==> wip/sierra: inputs <==
==> flow/design.v <==
`timescale 1ns / 1ps
module clk_div(
   input wire sys_clk,
   input wire sys_clk_rst,
   output wire gen_clk, 
   output wire ps_clk, 
   output wire fsk_clk, 
   output wire gen_en,
   output wire ps_en,
   output wire fsk_en
);
   parameter fsk_div=5;
   parameter ps_div=fsk_div*16;
   parameter gen_div=ps_div*16;
   reg [$clog2(fsk_div)-1:0] fsk_cnt;
   reg [$clog2(ps_div)-1:0] ps_cnt;
   reg [$clog2(gen_div)-1:0] gen_cnt;
   reg gen_clk_reg;
   reg ps_clk_reg;
   reg fsk_clk_reg;
   assign gen_clk=gen_clk_reg;
   assign ps_clk=ps_clk_reg;
   assign fsk_clk=fsk_clk_reg;
   assign gen_en=~(gen_cnt<gen_div-1) & ~gen_clk_reg;
   assign ps_en=~(ps_cnt<ps_div-1) & ~ps_clk_reg;
   assign fsk_en=~(fsk_cnt<fsk_div-1) & ~fsk_clk_reg;
   always@(posedge sys_clk or posedge sys_clk_rst) begin
     if(sys_clk_rst) begin
       gen_cnt<=32'd0;
       ps_cnt<=32'd0;
       fsk_cnt<=32'd0;
       gen_clk_reg<=1'b0;
       ps_clk_reg<=1'b0;
       fsk_clk_reg<=1'b0;
     end
     else begin
       if(gen_cnt<gen_div-1) begin
         gen_cnt<=gen_cnt+32'd1;
         gen_clk_reg<=gen_clk_reg;
       end
       else begin
         gen_cnt<=32'd0;
         gen_clk_reg<=~gen_clk_reg;
       end
       if(ps_cnt<ps_div-1) begin
         ps_cnt<=ps_cnt+32'd1;
         ps_clk_reg<=ps_clk_reg;
       end
       else begin
         ps_cnt<=32'd0;
         ps_clk_reg<=~ps_clk_reg;
       end
       if(fsk_cnt<fsk_div-1) begin
         fsk_cnt<=fsk_cnt+32'd1;
         fsk_clk_reg<=fsk_clk_reg;
       end
       else begin
         fsk_cnt<=32'd0;
         fsk_clk_reg<=~fsk_clk_reg;
       end
     end
   end
endmodule
`timescale 1ns / 1ps
module sig_gen(
  input wire clk,
  input wire rst,
  input wire en,
  output wire [7:0] data_out
);
  reg [7:0] data_out_reg;
  assign data_out=data_out_reg;
  always@(posedge clk or posedge rst) begin
   if(rst) begin
    data_out_reg<=8'd0;
   end
   else if(en) begin
    data_out_reg<=data_out_reg+8'd1;
   end
  end
endmodule
`timescale 1ns / 1ps
module hamming_encode(
    input wire [7:0] bitstream,
    input wire clk,
    input wire rst,
    input wire en,
    output wire [15:0] hammingcode
);    
    reg [2:0] check1;
    reg [2:0] check2;
    reg [15:0] hammingcode_reg;
    assign hammingcode=hammingcode_reg;
always @(*) begin
    check1[2] <= bitstream[7] ^ bitstream[6] ^ bitstream[5];
    check1[1] <= bitstream[7] ^ bitstream[6] ^ bitstream[4];
    check1[0] <= bitstream[7] ^ bitstream[5] ^ bitstream[4];
    check2[2] <= bitstream[3] ^ bitstream[2] ^ bitstream[1];
    check2[1] <= bitstream[3] ^ bitstream[2] ^ bitstream[0];
    check2[0] <= bitstream[3] ^ bitstream[1] ^ bitstream[0];
end
always @(posedge clk or posedge rst) begin
    if (rst) begin
        hammingcode_reg <= 16'd0;
    end
    else if (en) hammingcode_reg <= {2'b11,bitstream[7:4], check1[2:0], bitstream[3:0], check2[2:0]};
end
endmodule
`timescale 1ns / 1ps
module P2S(
   input wire clk, 
   input wire rst,
   input wire en,
   input wire [15:0] din,
   output reg dout,
   output reg sig_valid
    );
    reg [3:0] cnt;
    always@(posedge clk or posedge rst) begin
      if(rst) begin
        cnt <= 4'd0;
        dout <= 1'b0;
        sig_valid <= 1'b0;
      end
      else if(en) begin
      if(din[15:14]==2'b11) begin
        dout <= din[15-cnt];
        sig_valid<=1'b1;
        if(cnt<=14) cnt <= cnt + 4'd1;
        else cnt <= 4'd0;
       end 
       else sig_valid<=1'b0;
      end
    end
endmodule
`timescale 1ns / 1ps
module fsk_modulate (
    input wire clk,
    input wire rst,
    input wire en,
    input wire bit_in,
    input wire sig_valid,
    output wire wave_out
);
    reg [3:0] cnt;
    reg wave_h, wave_l;
    always @(posedge clk or posedge rst) begin
		if (rst) begin
			cnt <= 4'b0000;
			wave_h <= 0;
			wave_l <= 0;
		end
		else if (en) begin
		 if(sig_valid) begin
			if(cnt == 4'b0111) begin
				wave_h <= ~wave_h;
				wave_l <= ~wave_l;
				cnt <= 4'b0000;
			end
			else if(~(cnt%4)) begin
				wave_h <= ~wave_h;
			end
			cnt <= cnt + 1;
		 end
		 else cnt<=4'b0;
		end
    end
    assign wave_out = bit_in?wave_h:wave_l;
endmodule
`timescale 1ns / 1ps
module fsk_demodulate(
   input wire clk,
   input wire rst,
   input wire en,
   input wire in,
   output reg out
 );
    reg [4:0] zeronum;
    reg [4:0] clknum;
    reg last,outreg;
    always@(posedge clk or posedge rst)
    begin
		if (rst) begin
			last<=0;
			zeronum<=0;
			clknum<=5'b0;
			outreg<=0;
			out<=0;
		end
		else if (en) begin
			clknum<=clknum+1;
			if(in!=last)
			begin
				zeronum<=zeronum+1;
			end
			if(clknum == 3) 
			begin
				if(zeronum > 1)
				begin
					outreg<=1;
				end
				else
				begin
					outreg<=0;
				end
			end 
			if(clknum == 15)
			begin
				clknum<=0;
				zeronum<=0;
				out<=outreg;
			end
			last<=in;
		end
    end
endmodule
`timescale 1ns / 1ps
module S2P(
  input wire clk, 
  input wire rst,
  input wire en,
  input wire din,
  output reg [13:0] hammingcode
    );
    reg [1:0] current;
    reg [1:0] next;
    parameter IDLE = 2'b00;
    parameter START = 2'b01;
    parameter RECEIVE = 2'b11;
    reg [13:0] temp_reg;
    reg current_bit;
    reg [15:0] cnt;
    reg flag; 
    always@(posedge clk or posedge rst) begin
      if(rst) begin
       current <= IDLE;
      end
      else if(en) begin
       current <= next;
      end
    end
    always@(*) begin
     case(current)
      IDLE:
        if(current_bit) next<=START;
        else next<=IDLE;
      START:
        if(current_bit) next<=RECEIVE;
        else next<=IDLE; 
      RECEIVE:begin
        if(cnt<13) begin
         next <= RECEIVE; 
        end
        else begin
         next <= IDLE;
        end
      end
      default:next <= IDLE;
     endcase
    end
    always@(posedge clk or posedge rst) begin
     if(rst) begin
      current_bit <= 1'b0;
      temp_reg <= 14'b0;
      cnt <= 16'd0;
      flag <= 1'b0;
      hammingcode <= 14'b0;
     end
     else if(en) begin
      current_bit<=din;
      case(current)
        IDLE:begin
         flag<=1'b0;
         temp_reg<=14'b0;
        end
        START:begin
         flag<=1'b0;
         temp_reg<=14'b0;
        end
        RECEIVE:begin
         temp_reg[13-cnt]<=current_bit;
         cnt<=cnt+16'd1;
         flag<=1'b0;
         if(cnt==13) begin
          flag<=1'b1;
          cnt<=16'd0;
         end
        end
        default:begin
         flag<=1'b0;
         temp_reg<=14'b0;
        end
      endcase
      if(flag) begin
       hammingcode <= temp_reg;
      end
     end
    end
endmodule
`timescale 1ns / 1ps
module hamming_decode(
    input [13:0] code,
    input clk,
    input rst,
    input en,
    output reg [7:0] bitstream
    );
    reg [2:0] check1;
    reg [2:0] check2;
always @(*) begin
    check1[2] <= code[13] ^ code[12] ^ code[11] ^ code[9];
    check1[1] <= code[13] ^ code[12] ^ code[10] ^ code[8];
    check1[0] <= code[13] ^ code[11] ^ code[10] ^ code[7];
    check2[2] <= code[6] ^ code[5] ^ code[4] ^ code[2];
    check2[1] <= code[6] ^ code[5] ^ code[3] ^ code[1];
    check2[0] <= code[6] ^ code[4] ^ code[3] ^ code[0];
end
always @(posedge clk or posedge rst) begin
     if (rst) begin
       bitstream <= 4'd0;
     end
     else if (en) begin
        case(check1)
            3'b111: bitstream[7:4] <= {~code[13], code[12:10]};
            3'b110: bitstream[7:4] <= {code[13], ~code[12], code[11:10]};
            3'b101: bitstream[7:4] <= {code[13:12], ~code[11], code[10]};
            3'b011: bitstream[7:4] <= {code[13:11], ~code[10]};
            default: bitstream[7:4] <= code[13:10];
        endcase
        case(check2)
            3'b111: bitstream[3:0] <= {~code[6], code[5:3]};
            3'b110: bitstream[3:0] <= {code[6], ~code[5], code[4:3]};
            3'b101: bitstream[3:0] <= {code[6:5], ~code[4], code[3]};
            3'b011: bitstream[3:0] <= {code[6:4], ~code[3]};
            default: bitstream[3:0] <= code[6:3];
        endcase
     end
end
endmodule
`timescale 1ns / 1ps
module Tx_top(
  input wire sys_clk,
  input wire sys_clk_rst,
  input wire rst,
  output wire [7:0] data_out, 
  output wire [15:0] hammingcode,
  output wire fsk_out 
);
  wire gen_clk;
  wire ps_clk;
  wire fsk_clk;
  wire gen_en;
  wire ps_en;
  wire fsk_en;
  clk_div my_clk_div(
   .sys_clk(sys_clk),
   .sys_clk_rst(sys_clk_rst),
   .gen_clk(gen_clk),
   .ps_clk(ps_clk),
   .fsk_clk(fsk_clk),
   .gen_en(gen_en),
   .ps_en(ps_en),
   .fsk_en(fsk_en)
  );
  sig_gen my_sig_gen(
    .clk(sys_clk),
    .en(gen_en),
    .rst(rst),
    .data_out(data_out)
  );
  hamming_encode my_hamming_encode(
    .bitstream(data_out),
    .clk(sys_clk),
    .en(gen_en),
    .rst(rst),
    .hammingcode(hammingcode)
  );
  wire dout;
  wire sig_valid;
  P2S my_P2S(
    .clk(sys_clk),
    .en(ps_en),
    .rst(rst),
    .din(hammingcode),
    .dout(dout),
    .sig_valid(sig_valid)
  );
  fsk_modulate my_fsk_modulate(
    .clk(sys_clk),
    .en(fsk_en),
    .rst(rst),
    .bit_in(dout),
    .sig_valid(sig_valid),
    .wave_out(fsk_out)
  );
endmodule
`timescale 1ns / 1ps
module Rx_top(
  input wire sys_clk,
  input wire sys_clk_rst,
  input wire rst,
  input wire bit_in, 
  output wire [13:0] hammingcode,
  output wire [7:0] sig_out
);
  wire gen_clk;
  wire ps_clk;
  wire fsk_clk;
  wire gen_en;
  wire ps_en;
  wire fsk_en;
  clk_div my_clk_div(
   .sys_clk(sys_clk),
   .sys_clk_rst(sys_clk_rst),
   .gen_clk(gen_clk),
   .ps_clk(ps_clk),
   .fsk_clk(fsk_clk),
   .gen_en(gen_en),
   .ps_en(ps_en),
   .fsk_en(fsk_en)
  );
  wire de_fsk_out;
  fsk_demodulate my_fsk_demodulate(
    .clk(sys_clk),
    .en(fsk_en),
    .rst(rst),
    .in(bit_in),
    .out(de_fsk_out)
  );
  S2P my_S2P(
    .clk(sys_clk),
    .en(ps_en),
    .rst(rst),
    .din(de_fsk_out),
    .hammingcode(hammingcode)
  );
  hamming_decode my_hamming_decode(
    .code(hammingcode),
    .clk(sys_clk),
    .en(gen_en),
    .rst(rst),
    .bitstream(sig_out)
  );
endmodule
`timescale 1ns / 1ps
module comm_top(
  input wire sys_clk,
  input wire sys_clk_rst,
  input wire rst,
  input wire bit_in, 
  output wire bit_out, 
  output wire [7:0] data_trans, 
  output wire [7:0] data_recev 
);
  wire [15:0] en_hamming_code; 
  wire [13:0] de_hamming_code; 
Tx_top my_Tx_top(
  .sys_clk(sys_clk),
  .sys_clk_rst(sys_clk_rst),
  .rst(rst),
  .data_out(data_trans), 
  .hammingcode(en_hamming_code),
  .fsk_out(bit_out) 
);
Rx_top my_Rx_top(
  .sys_clk(sys_clk),
  .sys_clk_rst(sys_clk_rst),
  .rst(rst),
  .bit_in(bit_in), 
  .hammingcode(de_hamming_code),
  .sig_out(data_recev) 
);
endmodule
==> flow/run.sh <==
#!/bin/bash
# the make line also repeats each setting of config.mk as NAME=value (left out here)
make -C /OpenROAD-flow-scripts/flow DESIGN_CONFIG=/design/flow/config.mk WORK_HOME=/design/flow/orfs CLKGATE_MAP_FILE= finish
==> flow/config.mk <==
export PLATFORM = sky130hd
export DESIGN_NAME = comm_top
export DESIGN_NICKNAME = comm_top
export VERILOG_FILES = /design/flow/design.v
export SDC_FILE = /design/flow/constraint.sdc
export NUM_CORES = 4
export LEC_CHECK = 0
export ABC_AREA = 1
export CAP_MARGIN = 0
export CELL_PAD_IN_SITES_GLOBAL_PLACEMENT = 0
export CORE_MARGIN = 2
export CORE_UTILIZATION = 43
export GPL_TIMING_DRIVEN = 0
export HOLD_SLACK_MARGIN = 0.11
export MIN_ROUTING_LAYER = met1
export SLEW_MARGIN = 0
==> flow/constraint.sdc <==
create_clock -name core_clock -period 3.75 [get_ports {sys_clk}]
set_input_delay 0.7500 -clock core_clock [delete_from_list [all_inputs] [get_ports {sys_clk}]]
set_output_delay 0.7500 -clock core_clock [all_outputs]
set_load 0.01 [all_outputs]
==> wip/maple: changes against wip/sierra <==
- CAP_MARGIN: 0 -> 20
- CELL_PAD_IN_SITES_GLOBAL_PLACEMENT: 0 -> not set
- CORE_UTILIZATION: 43 -> 70
- CTS_CLUSTER_DIAMETER: not set -> 277
- CTS_CLUSTER_SIZE: not set -> 37
- GPL_TIMING_DRIVEN: 0 -> not set
- HOLD_SLACK_MARGIN: 0.11 -> not set
- MIN_ROUTING_LAYER: met1 -> not set
- SLEW_MARGIN: 0 -> 20
==> flow/constraint.sdc (replaced) <==
create_clock -name core_clock -period 2.51 [get_ports {sys_clk}]
set_input_delay 0.5020 -clock core_clock [delete_from_list [all_inputs] [get_ports {sys_clk}]]
set_output_delay 0.5020 -clock core_clock [all_outputs]
set_load 0.01 [all_outputs]
==> results <==
Flip-flop count is the same in wip/sierra and wip/maple. In wip/maple the critical path depth is lower than in wip/sierra, by 1. Against wip/sierra, the via count of wip/maple is larger by about 15%. Against wip/maple, the register-to-register slack of wip/sierra is better by 1000 ps. wip/sierra completed with no timing, DRC or antenna violations. wip/maple ran to the end with violations: setup timing. Against wip/maple, the sequential share of layout area of wip/sierra is higher by 2.7 points. Against wip/maple, the first-iteration DRC count of wip/sierra is lower by 46%. In wip/sierra the global-route usage is lower than in wip/maple, by 15 points.
